// ALU_16_bit
module ALU_16_bit(
input wire [15:0] A,
input wire [15:0] B,
input wire [3:0] ALU_FUN,
input wire clk,
output reg [15:0] ALU_OUT,
output reg Carry_Flag,
output reg Arith_Flag,
output reg Logic_Flag,
output reg CMP_Flag,
output reg Shift_Flag
);
reg [15:0] ALU_OUT_Comb;
always @ (*)
 begin
  Arith_Flag = 0;
  Logic_Flag = 0;
  CMP_Flag = 0;
  Shift_Flag = 0;
  Carry_Flag = 0;
  case (ALU_FUN)
    4'b0000: begin
	          {Carry_Flag, ALU_OUT_Comb} = A + B;
	          Arith_Flag = 1; 
			 end
	4'b0001: begin 
	          {Carry_Flag, ALU_OUT_Comb} = A - B;
	          Arith_Flag = 1;
 			 end
	4'b0010: begin 
	          ALU_OUT_Comb = A * B;
	          Arith_Flag = 1; 
			 end
	4'b0011: begin
	          if (B != 16'b0)
	           begin
			    ALU_OUT_Comb = A / B;
				Arith_Flag = 1;
			   end
			  else
			   begin
			    ALU_OUT_Comb = 16'b0;
				Arith_Flag = 1;
			   end
			 end
	4'b0100: begin 
	          ALU_OUT_Comb = A & B;
	          Logic_Flag = 1; 
			 end
	4'b0101: begin
	          ALU_OUT_Comb = A | B;
	          Logic_Flag = 1;
			 end
	4'b0110: begin 
	          ALU_OUT_Comb = ~ (A & B);
	          Logic_Flag = 1;
			 end
	4'b0111: begin
	          ALU_OUT_Comb = ~ (A | B);
	          Logic_Flag = 1;
			 end
	4'b1000: begin
	          ALU_OUT_Comb = A ^ B;
	          Logic_Flag = 1;
			 end
	4'b1001: begin 
	          ALU_OUT_Comb = ~ (A ^ B);
	          Logic_Flag = 1;
			 end
	4'b1010: begin
	          if (A == B)
	           begin
			    ALU_OUT_Comb = 16'b1;
				CMP_Flag = 1;
			   end
			  else
			   begin
			    ALU_OUT_Comb = 16'b0;
				CMP_Flag = 1;
			   end
			 end
	4'b1011: begin
	          if (A > B)
	           begin
			    ALU_OUT_Comb = 16'b10;
				CMP_Flag = 1;
			   end
			  else
			   begin
			    ALU_OUT_Comb = 16'b0;
				CMP_Flag = 1;
			   end
			 end
	4'b1100: begin
	          if (A < B)
	           begin
			    ALU_OUT_Comb = 16'b11;
				CMP_Flag = 1;
			   end
			  else
			   begin
			    ALU_OUT_Comb = 16'b0;
  ...
export LEC_CHECK = 0
export ABC_AREA = 1
export CAP_MARGIN = 15
export CORE_MARGIN = 2
export CORE_UTILIZATION = 70
export CTS_CLUSTER_DIAMETER = 338
export CTS_CLUSTER_SIZE = 98
export GPL_ROUTABILITY_DRIVEN = 0
export GPL_TIMING_DRIVEN = 0
export PLACE_DENSITY = 0.6
export SLEW_MARGIN = 0
export TNS_END_PERCENT = 15
create_clock -name core_clock -period 31.0 [get_ports {clk}]
run.sh (not shown) runs the stock make flow with config.mk's settings and CLKGATE_MAP_FILE=.
Then changed:
- ABC_AREA: 1 -> default
- CAP_MARGIN: 15 -> 20
- CELL_PAD_IN_SITES_GLOBAL_PLACEMENT: default -> 3
- CORE_ASPECT_RATIO: default -> 0.95
- CORE_UTILIZATION: 70 -> 40
- CTS_CLUSTER_DIAMETER: 338 -> default
- CTS_CLUSTER_SIZE: 98 -> default
- GPL_ROUTABILITY_DRIVEN: 0 -> default
- PLACE_DENSITY: 0.6 -> default
- SLEW_MARGIN: 0 -> 30
- TNS_END_PERCENT: 15 -> 10
Outcome: Clock power climbs by 11%. Global-route usage came out lower by 10 points. Total power climbs by 27%. Cell area goes up by 12%. Setup slack loses 0.18 ns. Clock-buffer cell count went up by 1. Utilization decreases by 29 points. Critical path depth falls by 59.
Then changed:
- CORE_ASPECT_RATIO: 0.95 -> default
- GPL_TIMING_DRIVEN: 0 -> default
=>
- non-clock buffer count grows by 255
- setup slack is worse by 0.067 ns
- core utilization went up by 4.1 points
- combinational power goes up by 6.3%
- total power is higher by 6.4%
- count of clock-buffer cells in the layout is unchanged
- design area grows by about 6.5%

* * *

The RTL this note starts from:
==> flow/design.v <==
module ALU_16_bit(
input wire [15:0] A,
input wire [15:0] B,
input wire [3:0] ALU_FUN,
input wire clk,
output reg [15:0] ALU_OUT,
output reg Carry_Flag,
output reg Arith_Flag,
output reg Logic_Flag,
output reg CMP_Flag,
output reg Shift_Flag
);
reg [15:0] ALU_OUT_Comb;
always @ (*)
 begin
  Arith_Flag = 0;
  Logic_Flag = 0;
  CMP_Flag = 0;
  Shift_Flag = 0;
  Carry_Flag = 0;
  case (ALU_FUN)
    4'b0000: begin
	          {Carry_Flag, ALU_OUT_Comb} = A + B;
	          Arith_Flag = 1; 
			 end
	4'b0001: begin 
	          {Carry_Flag, ALU_OUT_Comb} = A - B;
	          Arith_Flag = 1;
 			 end
	4'b0010: begin 
	          ALU_OUT_Comb = A * B;
	          Arith_Flag = 1; 
			 end
	4'b0011: begin
	          if (B != 16'b0)
	           begin
			    ALU_OUT_Comb = A / B;
				Arith_Flag = 1;
			   end
			  else
			   begin
			    ALU_OUT_Comb = 16'b0;
				Arith_Flag = 1;
			   end
			 end
	4'b0100: begin 
	          ALU_OUT_Comb = A & B;
	          Logic_Flag = 1; 
			 end
	4'b0101: begin
	          ALU_OUT_Comb = A | B;
	          Logic_Flag = 1;
			 end
	4'b0110: begin 
	          ALU_OUT_Comb = ~ (A & B);
	          Logic_Flag = 1;
			 end
	4'b0111: begin
	          ALU_OUT_Comb = ~ (A | B);
	          Logic_Flag = 1;
			 end
	4'b1000: begin
	          ALU_OUT_Comb = A ^ B;
	          Logic_Flag = 1;
			 end
	4'b1001: begin 
	          ALU_OUT_Comb = ~ (A ^ B);
	          Logic_Flag = 1;
			 end
	4'b1010: begin
	          if (A == B)
	           begin
			    ALU_OUT_Comb = 16'b1;
				CMP_Flag = 1;
			   end
			  else
			   begin
			    ALU_OUT_Comb = 16'b0;
				CMP_Flag = 1;
			   end
			 end
	4'b1011: begin
	          if (A > B)
	           begin
			    ALU_OUT_Comb = 16'b10;
				CMP_Flag = 1;
			   end
			  else
			   begin
			    ALU_OUT_Comb = 16'b0;
				CMP_Flag = 1;
			   end
			 end
	4'b1100: begin
	          if (A < B)
	           begin
			    ALU_OUT_Comb = 16'b11;
				CMP_Flag = 1;
			   end
			  else
			   begin
			    ALU_OUT_Comb = 16'b0;
				CMP_Flag = 1;
			   end
			 end
	4'b1101: begin 
	          ALU_OUT_Comb = A >> 1 ;
	          Shift_Flag = 1;
			 end
	4'b1110: begin
           	  ALU_OUT_Comb = A << 1 ;
	          Shift_Flag = 1;
			 end
	default: ALU_OUT_Comb = 16'b0;
  endcase
 end
always @ (posedge clk)
 begin
  ALU_OUT <= ALU_OUT_Comb;
 end 
endmodule
Settings: LEC_CHECK=0, CAP_MARGIN=0, CORE_MARGIN=2, CORE_UTILIZATION=72, CTS_CLUSTER_DIAMETER=140, CTS_CLUSTER_SIZE=79, HOLD_SLACK_MARGIN=0.29, PLACE_DENSITY_LB_ADDON=0.01, SETUP_SLACK_MARGIN=-0.47, SLEW_MARGIN=40; clock period 12.1 ns.
The baseline failed in detailed placement (3_5_place_dp).
Next try:
Settings changed: CAP_MARGIN 0 to 20, CORE_UTILIZATION 72 to 58, CTS_CLUSTER_DIAMETER 140 to unset, CTS_CLUSTER_SIZE 79 to unset, HOLD_SLACK_MARGIN 0.29 to unset, PLACE_DENSITY_LB_ADDON 0.01 to unset, SETUP_SLACK_MARGIN -0.47 to -2.0, SLEW_MARGIN 40 to 20.
Clock period 12.1 ns to 29.3 ns, I/O delays scaled along.
Outcome: The changed run finished but fails on negative setup slack; synthesized area does not change; synthesized cell count is unchanged; die area rose by 23%.
Next try:
Settings changed: CORE_UTILIZATION 58 to 40, SETUP_SLACK_MARGIN -2.0 to unset.
Clock period 29.3 ns to 31.0 ns, I/O delays scaled along.
What happened: Now the flow finished with timing, DRC and antenna clean; utilization goes down by 27 points; final cell count goes down by 3.8%; count of clock-buffer cells in the layout is unchanged; sequential share of layout area goes up by 0.11 points; hold slack improves by 0.14 ns; global-route usage goes down by 14 points; synthesized cell count is unchanged.
Next try:
Settings changed: ABC_AREA set to 1, CELL_PAD_IN_SITES_GLOBAL_PLACEMENT set to 2, CORE_ASPECT_RATIO set to 1.36, CTS_CLUSTER_DIAMETER set to 324, HOLD_SLACK_MARGIN set to -0.03, PLACE_DENSITY_LB_ADDON set to 0.09, TNS_END_PERCENT set to 10.
The changed run completed without violations; final cell count rose by 8.3%; total power drops by 20%; final area decreases by 5.5%; fmax came out higher by 2.6%; area after synthesis went up by 0.97%; setup slack gets better by 0.77 ns; wire length shrinks by 4.1%; worst hold slack improves by 0.017 ns; first-iteration DRC count came out lower by 36%; count of clock-buffer cells in the layout is unchanged; synthesized cell count rises by 17%.
Next try:
Settings changed: ABC_AREA 1 to unset, CAP_MARGIN 20 to 5, CELL_PAD_IN_SITES_GLOBAL_PLACEMENT 2 to 3, CORE_ASPECT_RATIO 1.36 to 0.95, CTS_CLUSTER_DIAMETER 324 to unset, GPL_ROUTABILITY_DRIVEN set to 0, GPL_TIMING_DRIVEN set to 0, HOLD_SLACK_MARGIN -0.03 to unset, PLACE_DENSITY_LB_ADDON 0.09 to unset, SLEW_MARGIN 20 to 30.
Outcome: Maximum frequency goes down by a few percent; cell count goes down by a little under a tenth; via count goes up slightly; utilization goes up by 4.3 points; area after synthesis goes down slightly.
Next try:
Settings changed: ABC_AREA set to 1, CAP_MARGIN 5 to 20, CELL_PAD_IN_SITES_GLOBAL_PLACEMENT 3 to unset, CORE_ASPECT_RATIO 0.95 to 0.72, GPL_ROUTABILITY_DRIVEN 0 to unset, GPL_TIMING_DRIVEN 0 to unset, HOLD_SLACK_MARGIN set to -0.03, SLEW_MARGIN 30 to 20.
Outcome: Setup slack gains 1.2 ns. Hold slack gains 0.059 ns. Cell area went down by roughly a tenth. Sequential share of layout area went up by 0.18 points. Area after synthesis went up slightly. Via count went down by a few percent.

* * *

== job 566 ==
// ALU_16_bit: RTL as listed in full above, without the edits since
Settings: LEC_CHECK=0, ABC_AREA=1, CAP_MARGIN=15, CORE_MARGIN=2, CORE_UTILIZATION=70, CTS_CLUSTER_DIAMETER=338, CTS_CLUSTER_SIZE=98, GPL_ROUTABILITY_DRIVEN=0, GPL_TIMING_DRIVEN=0, PLACE_DENSITY=0.84, SLEW_MARGIN=20, TNS_END_PERCENT=15; clock period 31.0 ns.
Job 566 has completed all stages; timing, DRC and antenna checks passed.
> inputs changed (job 566 -> job 3757)
# job 566
export LEC_CHECK = 0
export ABC_AREA = 1
export CAP_MARGIN = 15
export CORE_MARGIN = 2
export CORE_UTILIZATION = 70
export CTS_CLUSTER_DIAMETER = 338
export CTS_CLUSTER_SIZE = 98
export GPL_ROUTABILITY_DRIVEN = 0
export GPL_TIMING_DRIVEN = 0
export PLACE_DENSITY = 0.84
export SLEW_MARGIN = 20
export TNS_END_PERCENT = 15
create_clock -name core_clock -period 31.0 [get_ports {clk}]
# job 3757
export LEC_CHECK = 0
export ABC_AREA = 1
export CAP_MARGIN = 15
export CORE_MARGIN = 2
export CORE_UTILIZATION = 55
export CTS_CLUSTER_DIAMETER = 338
export CTS_CLUSTER_SIZE = 98
export GPL_ROUTABILITY_DRIVEN = 0
export GPL_TIMING_DRIVEN = 0
export PLACE_DENSITY = 0.6
export SLEW_MARGIN = 20
export TNS_END_PERCENT = 15
create_clock -name core_clock -period 31.0 [get_ports {clk}]
Findings:
Job 3757 against job 566: clock period minus worst slack fell by 0.36 ns, share of the final layout cell area in sequential cells barely changed. Area of all placed cells without fillers in job 3757 vs job 566: up 260 µm². Reported for job 3757 and job 566, number of buffers inserted during clock tree synthesis turned out identical to the last digit. Summary: with job 566 as the reference, total die size in job 3757 moved up by more than a quarter. In summary, job 3757 completed successfully, with a layout that passed the timing, DRC and antenna checks. Relative to job 566, the signed area change from the synthesized netlist to the final layout of job 3757 is higher by 1.9 points. Against job 566, clock power in job 3757 rose by more than 10%.
--- input diff job 3757..job 3410 ---
# job 3757
export LEC_CHECK = 0
export ABC_AREA = 1
export CAP_MARGIN = 15
export CORE_MARGIN = 2
export CORE_UTILIZATION = 55
export CTS_CLUSTER_DIAMETER = 338
export CTS_CLUSTER_SIZE = 98
export GPL_ROUTABILITY_DRIVEN = 0
export GPL_TIMING_DRIVEN = 0
export PLACE_DENSITY = 0.6
export SLEW_MARGIN = 20
export TNS_END_PERCENT = 15
create_clock -name core_clock -period 31.0 [get_ports {clk}]
# job 3410
export LEC_CHECK = 0
export ABC_AREA = 1
export CAP_MARGIN = 40
export CORE_MARGIN = 9
export CORE_UTILIZATION = 59
export CTS_CLUSTER_DIAMETER = 204
export CTS_CLUSTER_SIZE = 65
export GPL_ROUTABILITY_DRIVEN = 0
export GPL_TIMING_DRIVEN = 0
export PLACE_DENSITY = 0.41
export SLEW_MARGIN = 20
export TNS_END_PERCENT = 5
create_clock -name core_clock -period 31.0 [get_ports {clk}]
Compared with job 3757, job 3410 ends up with more cell area.
Flop share of the area of job 3757 is on par with job 3410.
For the area of the die, job 3410 came in about 10% higher than job 3757 did.
Peak ir drop on the vdd network: job 3410 < job 3757
Any difference in number of placed instances, taps included between job 3757 and job 3410 is small enough to ignore.
Job 3757 consumes less power than job 3410.
The final-layout fill cell count in job 3410 sits 235 below the value recorded for job 3757.
> inputs changed (job 3410 -> job 6725)
# job 3410
export LEC_CHECK = 0
export ABC_AREA = 1
export CAP_MARGIN = 40
export CORE_MARGIN = 9
export CORE_UTILIZATION = 59
export CTS_CLUSTER_DIAMETER = 204
export CTS_CLUSTER_SIZE = 65
export GPL_ROUTABILITY_DRIVEN = 0
export GPL_TIMING_DRIVEN = 0
export PLACE_DENSITY = 0.41
export SLEW_MARGIN = 20
export TNS_END_PERCENT = 5
create_clock -name core_clock -period 31.0 [get_ports {clk}]
# job 6725
export LEC_CHECK = 0
export ABC_AREA = 1
export CAP_MARGIN = 40
export CORE_MARGIN = 9
export CORE_UTILIZATION = 68
export CTS_CLUSTER_DIAMETER = 204
export CTS_CLUSTER_SIZE = 65
export GPL_ROUTABILITY_DRIVEN = 0
export GPL_TIMING_DRIVEN = 0
export PLACE_DENSITY = 0.41
export SLEW_MARGIN = 20
export TNS_END_PERCENT = 20
create_clock -name core_clock -period 31.0 [get_ports {clk}]
--- outcome ---
- When job 6725 is set beside job 3410, its transition at the pin with the smallest max-transition slack turns out to be 0.012 ns smaller.
- Job 3410 -> job 6725: power share of the clock group flat
- When job 6725 is measured against job 3410, its total met2 wirelength after detailed routing turns out 170 µm lower.
- Compare job 3410 and job 6725 | maximum frequency lower: job 6725
- Taking job 3410 as the reference point, the utilization of job 6725 rises by 9.6 points.
- The relative area change from synthesis to final layout of job 6725 falls short of that of job 3410 by 2.0 points.
- Number of non-clock buffers in the layout in job 6725 is 8 lower than in job 3410
- Wire length, job 3410 and job 6725: lower on job 3410
- Diff job 3410 -> job 6725 | met3 routing resource usage after global routing | increase of 1.7 points
- Changes observed in job 6725 relative to job 3410: overall via count from detail_route grew by about 2.2%; power spent charging and discharging nets grew by 0.82%.

* * *

== P ==
// ALU_16_bit: RTL as listed in full above, without the edits since
Settings: LEC_CHECK=0, ABC_AREA=1, CAP_MARGIN=40, CORE_MARGIN=9, CORE_UTILIZATION=40, CTS_CLUSTER_DIAMETER=204, CTS_CLUSTER_SIZE=99, GPL_ROUTABILITY_DRIVEN=0, GPL_TIMING_DRIVEN=0, PLACE_DENSITY=0.41, SLEW_MARGIN=20, TNS_END_PERCENT=20; clock period 31.0 ns.
For Q, these inputs were changed with respect to P:
Settings: PLACE_DENSITY now 0.86, was 0.41; CAP_MARGIN now 15, was 40; CORE_MARGIN now 2, was 9; TNS_END_PERCENT now 15, was 20; CTS_CLUSTER_DIAMETER now 338, was 204; CORE_UTILIZATION now 72, was 40; CTS_CLUSTER_SIZE now 98, was 99.
==> results <==
Re area added between synthesis and finish: P and Q aren't equal, and the higher value belongs to P.
When Q is measured against P, its hold path depth turns out 2 higher.
Post-route fraction of the period consumed by the critical path, P and Q: larger value in Q
Against P as the reference, Q delivers a lower first-pass GRT wire length.
Relative to Q, the following input files were edited for R:
Settings: CORE_ASPECT_RATIO now 0.72, previously not set; GPL_ROUTABILITY_DRIVEN no longer set, was 0; CTS_CLUSTER_SIZE no longer set, was 98; CTS_CLUSTER_DIAMETER no longer set, was 338; TNS_END_PERCENT now 50, was 15; ABC_AREA no longer set, was 1; GPL_TIMING_DRIVEN no longer set, was 0; CORE_UTILIZATION now 40, was 72; CAP_MARGIN now 20, was 15; PLACE_DENSITY no longer set, was 0.86.
### Flow results
The area growth from synthesis to layout in R was higher than what Q gave.
Compared with Q, R shows core area that has gone up by more than half.
The biggest fanout along the worst timing path in R was lower than what Q gave.
From Q to R the numbers moved as follows: relative contribution of combinational cells to total power up 2.3 points, global-route usage saw a decrease, cell area after technology mapping now sits lower, aoi/oai-family share of the synthesized area rose by 12 points.
Edits applied to the flow inputs when going from R to S:
Settings: an added PLACE_DENSITY_LB_ADDON of 0.09; an added CTS_CLUSTER_DIAMETER of 324; an added CELL_PAD_IN_SITES_GLOBAL_PLACEMENT of 1; an added ABC_AREA of 1; an added HOLD_SLACK_MARGIN of -0.03; a change of TNS_END_PERCENT from 50 to 10; an added CELL_PAD_IN_SITES_DETAIL_PLACEMENT of 1; a change of CORE_ASPECT_RATIO from 0.72 to 1.36; an added MAX_ROUTING_LAYER of met4.
[summary]
Summary of the comparison: ratio of final minimum period to clock period is lower in S, relative to R.
Per the comparison of S with R, power after layout lost about 18%; area growth from synthesis to layout lost 7.2 points.
Input changes introduced in T (baseline for comparison: S):
Settings: CORE_UTILIZATION now 52, was 40; TNS_END_PERCENT now 35, was 10; CAP_MARGIN now 10, was 20; CTS_CLUSTER_SIZE now 20, previously not set; GPL_TIMING_DRIVEN now 0, previously not set.
### Flow results
- Comparing S and T, the lower initial cell density of the core is on S.
- T against S: number of H-tree branching levels level, die span in x moved down, chip area from the yosys synthesis statistics level, quantity of gates resized following cts moved up.
- Synthesized cell count delta (T -> S): insignificant
- Between S and T, height of the chip decreased.
- In the tables for S and T, die area reads higher with S.
- The flow ended early for T: it failed with a tool error in 5_1_grt.
- Delta (T minus S): final HPWL from detailed placement rose by 5.1%, number of buffers inserted to repair setup after CTS rose by 5, core area fell by 23%.
No activity file was given, so power comes from the tool's default toggle rates.
